Setup of run 1:
// mul_A
module mul_A (CLK, RESETn, a, b, y);
	parameter bw = 32;
	input [bw-1:0] a, b;
	input CLK;
	input RESETn;
	output [2*bw-1:0] y;
	reg [bw-1:0] a_pipe [bw-1:0];
	reg [bw-1:0] b_pipe [bw-1:0];
	reg [2*bw-1:0] partials [bw-1:0];
	genvar i, j;
	for(i=0; i<bw; i=i+1) begin : gen1
		always@(posedge CLK) begin
			if(!RESETn) begin
				a_pipe[i] <= 0;
				b_pipe[i] <= 0;
				partials[i] <= 0;
			end
			else begin
				if(i==0) begin
					a_pipe[i] <= a;
					b_pipe[i] <= b;
					partials[i] <=(a_pipe[i][i] ? b_pipe[i] << i : 0);
				end
				else begin
					a_pipe[i] <= a_pipe[i-1];
					b_pipe[i] <= b_pipe[i-1];
					partials[i] <=(a_pipe[i][i] ? b_pipe[i] << i : 0) + partials[i-1];
				end				
			end
		end
	end
	assign y = partials[bw-1];
endmodule
For scale: ~14000 cells after synthesis, ~3100 flip-flops, ~130 I/O pins, about 140000 sq um of cells after synthesis.
export LEC_CHECK = 0
export ABC_AREA = 0
export CAP_MARGIN = 20
export CELL_PAD_IN_SITES_DETAIL_PLACEMENT = 0
export CELL_PAD_IN_SITES_GLOBAL_PLACEMENT = 0
export CORE_ASPECT_RATIO = 1.81
export CORE_MARGIN = 2
export CORE_UTILIZATION = 63
export GPL_TIMING_DRIVEN = 1
export MAX_ROUTING_LAYER = met5
export PLACE_DENSITY = 0.57
export SETUP_SLACK_MARGIN = 0.52
export SLEW_MARGIN = 20
export TNS_END_PERCENT = 50
create_clock -name core_clock -period 3.15 [get_ports {CLK}]
run.sh (not shown) runs the stock make flow with config.mk's settings and CLKGATE_MAP_FILE=.
Run 1 completed end to end; final checks failed (setup timing).
Changes in run 2 relative to run 1:
Settings: removing PLACE_DENSITY (formerly 0.57); removing TNS_END_PERCENT (formerly 50); removing SETUP_SLACK_MARGIN (formerly 0.52); removing ABC_AREA (formerly 0); removing CELL_PAD_IN_SITES_GLOBAL_PLACEMENT (formerly 0); changing CORE_UTILIZATION from 63 to 40; removing GPL_TIMING_DRIVEN (formerly 1); removing CELL_PAD_IN_SITES_DETAIL_PLACEMENT (formerly 0); removing CORE_ASPECT_RATIO (formerly 1.81); removing MAX_ROUTING_LAYER (formerly met5); changing the clock period (ns, I/O delays scaled along) from 3.15 to 4.2.
Notes after the runs:
The flow did not stop early for run 2: all stages ran, and the layout cleared the timing, DRC and antenna checks.
Looking at effective utilization at floorplan, run 2 sits 23 points below run 1.
Against run 1 as the reference, run 2 delivers a higher minimum setup slack after placement.
Summary of the comparison: part of the total power dissipated in sequential elements is lower in run 2, relative to run 1.
Compared with run 1, run 2 shows a higher tally of non-filler cells in the final layout.
Routed wire length ended up 140 mm lower on run 2 than on run 1.
Run 2 vs. run 1: met1 usage in global routing shrank by 8.4 points; total net switching power now smaller.
Input changes introduced in run 3 (baseline for comparison: run 2):
Settings: CTS_CLUSTER_SIZE: unset -> 40; PLACE_DENSITY: unset -> 0.41; CORE_UTILIZATION: 40 -> 72; SETUP_SLACK_MARGIN: unset -> 0.97; the clock period (ns, I/O delays scaled along): 4.2 -> 3.64.
### Flow results
Run 3 got as far as 5_1_grt, where a tool error ended the run. Note that the final weighted congestion in routability-driven placement recorded for run 3 amounts to 1.10 times the value seen in run 2. Run 3 ended up with a lower pre-CTS worst setup slack than run 2 did. Run 3 vs run 2: die extent in y down in run 3. Relative to run 2, placed wire-length estimate has increased by about 3.2% in run 3. Delta (run 3 minus run 2): number of sinks on the clock net ~0 delta, post-synthesis instance area now sits at about the same level, synthesized-area fraction occupied by adder cells now sits at about the same level, number of buffers inserted during clock tree synthesis went down 8. Compared with run 2, in run 3 post-CTS repair timing setup buffer count rose 168, site row count now smaller. Looking at die area, run 3 sits about 44% lower than run 2 does.
Input-level comparison between run 4 and run 3:
Settings: CTS_CLUSTER_SIZE removed (was 40); PLACE_DENSITY removed (was 0.41); CORE_UTILIZATION changed from 72 to 20; SETUP_SLACK_MARGIN removed (was 0.97); the clock period (ns, I/O delays scaled along) changed from 3.64 to 4.2.
==> results <==
Run 4: all stages complete, timing, DRC and antenna checks passed. Delta (run 4 minus run 3): total half-perimeter wirelength after legalization and detailed placement saw a decrease, number of buffers inserted by post-CTS setup repair saw a decrease. Height of the die in run 4 is 89% above run 3. The die outline area in run 3 is 0.28 times that in run 4.

========
Setup of job 1303:
mul_A again, from the RTL that the note above started with.
Settings: LEC_CHECK=0, ABC_AREA=1, CAP_MARGIN=20, CORE_MARGIN=2, CORE_UTILIZATION=72, CTS_CLUSTER_SIZE=10, SETUP_SLACK_MARGIN=0.13, SLEW_MARGIN=20; clock period 1.45 ns.
Job 1303 failed in global routing with GRT-0116.
Inputs modified between job 1303 and job 1518:
- changing CORE_UTILIZATION from 72 to 70
- removing SETUP_SLACK_MARGIN (formerly 0.13)
- changing CTS_CLUSTER_SIZE from 10 to 20
- setting CTS_CLUSTER_DIAMETER to 92 for the first time
- removing ABC_AREA (formerly 1)
- changing the clock period (ns, I/O delays scaled along) from 1.45 to 2.88
Findings:
Job 1518 had finished all stages when the layout checks came back failing, citing negative setup slack.
Taking job 1303 as the reference, in job 1518 summed standard-cell area reported by yosys lower, number of placed I/O pins shows no meaningful change, HPWL after detailed placement now smaller, area of the core moved down, number of buffers created by CTS down 53%.
Input changes introduced in job 3977 (baseline for comparison: job 1518):
- changing CTS_CLUSTER_SIZE from 20 to 33
- setting TNS_END_PERCENT to 5 for the first time
- removing CTS_CLUSTER_DIAMETER (formerly 92)
- changing CORE_UTILIZATION from 70 to 68
- changing the clock period (ns, I/O delays scaled along) from 2.88 to 2.96
Notes after the runs:
From job 1518 to job 3977 the numbers moved as follows: average wire length per cell after detail routing went up by about 5%; proportion of synthesized flip-flops having asynchronous set or reset stayed essentially flat. On clock transition at the registers of the reported paths, job 1518 and job 3977 are basically level. When job 3977 is set beside job 1518, its worst-case setup margin in the final layout turns out to be 0.32 ns smaller. From the logs: job 3977 reached the end of the flow and failed the layout checks with negative setup slack. Completing all stages was not enough for job 1518: its layout failed the final checks because of negative setup slack. The ratio of routed vias to standard cells of job 3977 and that of job 1518 are within noise of each other.

========
Starting RTL as in the previous note.
clock: 2.49 ns
lec_check: 0
abc_area: 0
cap_margin: 20
cell_pad_in_sites_detail_placement: 0
cell_pad_in_sites_global_placement: 0
core_aspect_ratio: 1.81
core_margin: 2
core_utilization: 72
cts_cluster_diameter: 27
cts_cluster_size: 100
gpl_timing_driven: 1
hold_slack_margin: -0.09
max_routing_layer: met5
place_density_lb_addon: 0.19
setup_slack_margin: 0.6
slew_margin: 20
tns_end_percent: 50
The first run ended with an error in clock tree synthesis.
Next try:
Settings changed: ABC_AREA 0 to unset, CELL_PAD_IN_SITES_DETAIL_PLACEMENT 0 to unset, CELL_PAD_IN_SITES_GLOBAL_PLACEMENT 0 to unset, CORE_ASPECT_RATIO 1.81 to unset, CTS_CLUSTER_DIAMETER 27 to 92, CTS_CLUSTER_SIZE 100 to 20, GPL_TIMING_DRIVEN 1 to unset, HOLD_SLACK_MARGIN -0.09 to unset, MAX_ROUTING_LAYER met5 to unset, PLACE_DENSITY_LB_ADDON 0.19 to unset, SETUP_SLACK_MARGIN 0.6 to 0.37, TNS_END_PERCENT 50 to unset.
Clock period 2.49 ns to 3.43 ns, I/O delays scaled along.
Outcome: The new run finished clean; synthesized area stays the same; die size barely changes; synthesized cell count is unchanged.
Next try:
Settings changed: CTS_CLUSTER_DIAMETER 92 to unset, CTS_CLUSTER_SIZE 20 to unset, PLACE_DENSITY set to 0.95, SETUP_SLACK_MARGIN 0.37 to 0.21.
Clock period 3.43 ns to 3.64 ns, I/O delays scaled along.
What happened: The new run finished with negative setup slack left. Die area does not change. Flip-flop count does not change. Cell count is higher by 0.75%. Utilization grows by 0.24 points. Global-route usage increases by 0.69 points. Worst setup slack is worse by 0.16 ns. Routed wire length drops by 1.5%. Sequential share of layout area drops by 0.16 points. Clock power grows by 52%. Power goes up by 15%.

========
Setup of job 101:
mul_A again, from the RTL that the note above started with.
export LEC_CHECK = 0
export ABC_AREA = 1
export CAP_MARGIN = 40
export CORE_MARGIN = 2
export CORE_UTILIZATION = 72
export CTS_CLUSTER_SIZE = 10
export PLACE_DENSITY = 0.74
export SETUP_SLACK_MARGIN = 0.13
export SLEW_MARGIN = 20
create_clock -name core_clock -period 1.45 [get_ports {CLK}]
Stage in which a tool error killed job 101: global routing (5_1_grt).
Relative to job 101, the following input files were edited for job 102:
- clearing SETUP_SLACK_MARGIN, which used to be 0.13
- clearing PLACE_DENSITY, which used to be 0.74
- swapping 40 for 20 in CAP_MARGIN
- clearing CTS_CLUSTER_SIZE, which used to be 10
Job 102 | ERROR | clock tree synthesis (4_1_cts). Reported for job 102 and job 101, cell area after technology mapping turned out identical to the last digit. Job 102 against job 101: synthesized cell count neither gained nor lost much, number of unique standard cell types used by synthesis did not really move. Comparing job 102 against job 101, there is no change at all in area of the synthesized netlist per yosys stat.

========
## run A
mul_A again, from the RTL that the note above started with.
Settings: LEC_CHECK=0, ABC_AREA=0, CAP_MARGIN=20, CELL_PAD_IN_SITES_DETAIL_PLACEMENT=0, CELL_PAD_IN_SITES_GLOBAL_PLACEMENT=0, CORE_ASPECT_RATIO=0.79, CORE_MARGIN=2, CORE_UTILIZATION=70, CTS_CLUSTER_DIAMETER=85, GPL_TIMING_DRIVEN=1, MAX_ROUTING_LAYER=met5, SETUP_SLACK_MARGIN=-0.05, SLEW_MARGIN=20, TNS_END_PERCENT=100; clock period 3.05 ns.
Run A had finished all stages when the layout checks came back failing, citing negative setup slack.
Input changes introduced in run B (baseline for comparison: run A):
Settings: a deleted MAX_ROUTING_LAYER that had been met5; a change of CORE_UTILIZATION from 70 to 72; a deleted CELL_PAD_IN_SITES_DETAIL_PLACEMENT that had been 0; a deleted ABC_AREA that had been 0; a change of SETUP_SLACK_MARGIN from -0.05 to 0.97; a deleted TNS_END_PERCENT that had been 100; a deleted GPL_TIMING_DRIVEN that had been 1; a deleted CELL_PAD_IN_SITES_GLOBAL_PLACEMENT that had been 0; an added CTS_CLUSTER_SIZE of 31; a deleted CORE_ASPECT_RATIO that had been 0.79; a deleted CTS_CLUSTER_DIAMETER that had been 85; a change of the clock period (ns, I/O delays scaled along) from 3.05 to 3.64.
==> comparison <==
The post-synthesis async set-or-reset flop share of run A and that of run B are within noise of each other.
Run B against run A: area fraction in and, or, nand and nor cells after synthesis held; number of storage elements in the synthesis netlist held; width of the chip went down 12%; setup slack at placement went up 0.64 ns; post-synthesis instance area held.
When run B is measured against run A, its die boundary height turns out 11% higher.
The run showing the smaller HPWL after detailed placement is run B.
Compared with run A, run B shows final estimated routing congestion in global placement lower by about 2.8%.
As for a clean layout from run B and run A, there is none.
Status(run B) = ERROR, stage = 5_1_grt
Comparing run A against run B, there is no change at all in synthesized-area fraction occupied by xor and xnor cells.
Synthesized netlist net count: run B vs run A identical
--- input diff run B..run C ---
Settings: CTS_CLUSTER_SIZE: 31 -> 20; SETUP_SLACK_MARGIN: 0.97 -> -0.19; CTS_CLUSTER_DIAMETER: unset -> 92; PLACE_DENSITY: unset -> 0.65; the clock period (ns, I/O delays scaled along): 3.64 -> 2.88.
### Flow results
[run C vs run B] number of buffers created by CTS: lower in run C
Looking at the logs for run B and run C, the single run that did not finish was run B.
Number of resized instances in the post-cts repair step went down by more than a quarter going from run B to run C.
Share of synthesized cell area in and-or and or-and compound cells: run B vs run C identical
Run C vs. run B: area after synthesis comparable, placed cell area now larger.
Run C vs run B on total placed cells including tap cells: run C is the higher one.
The worst slack at placement in run C was lower than what run B gave.
No activity file was given, so power comes from the tool's default toggle rates.
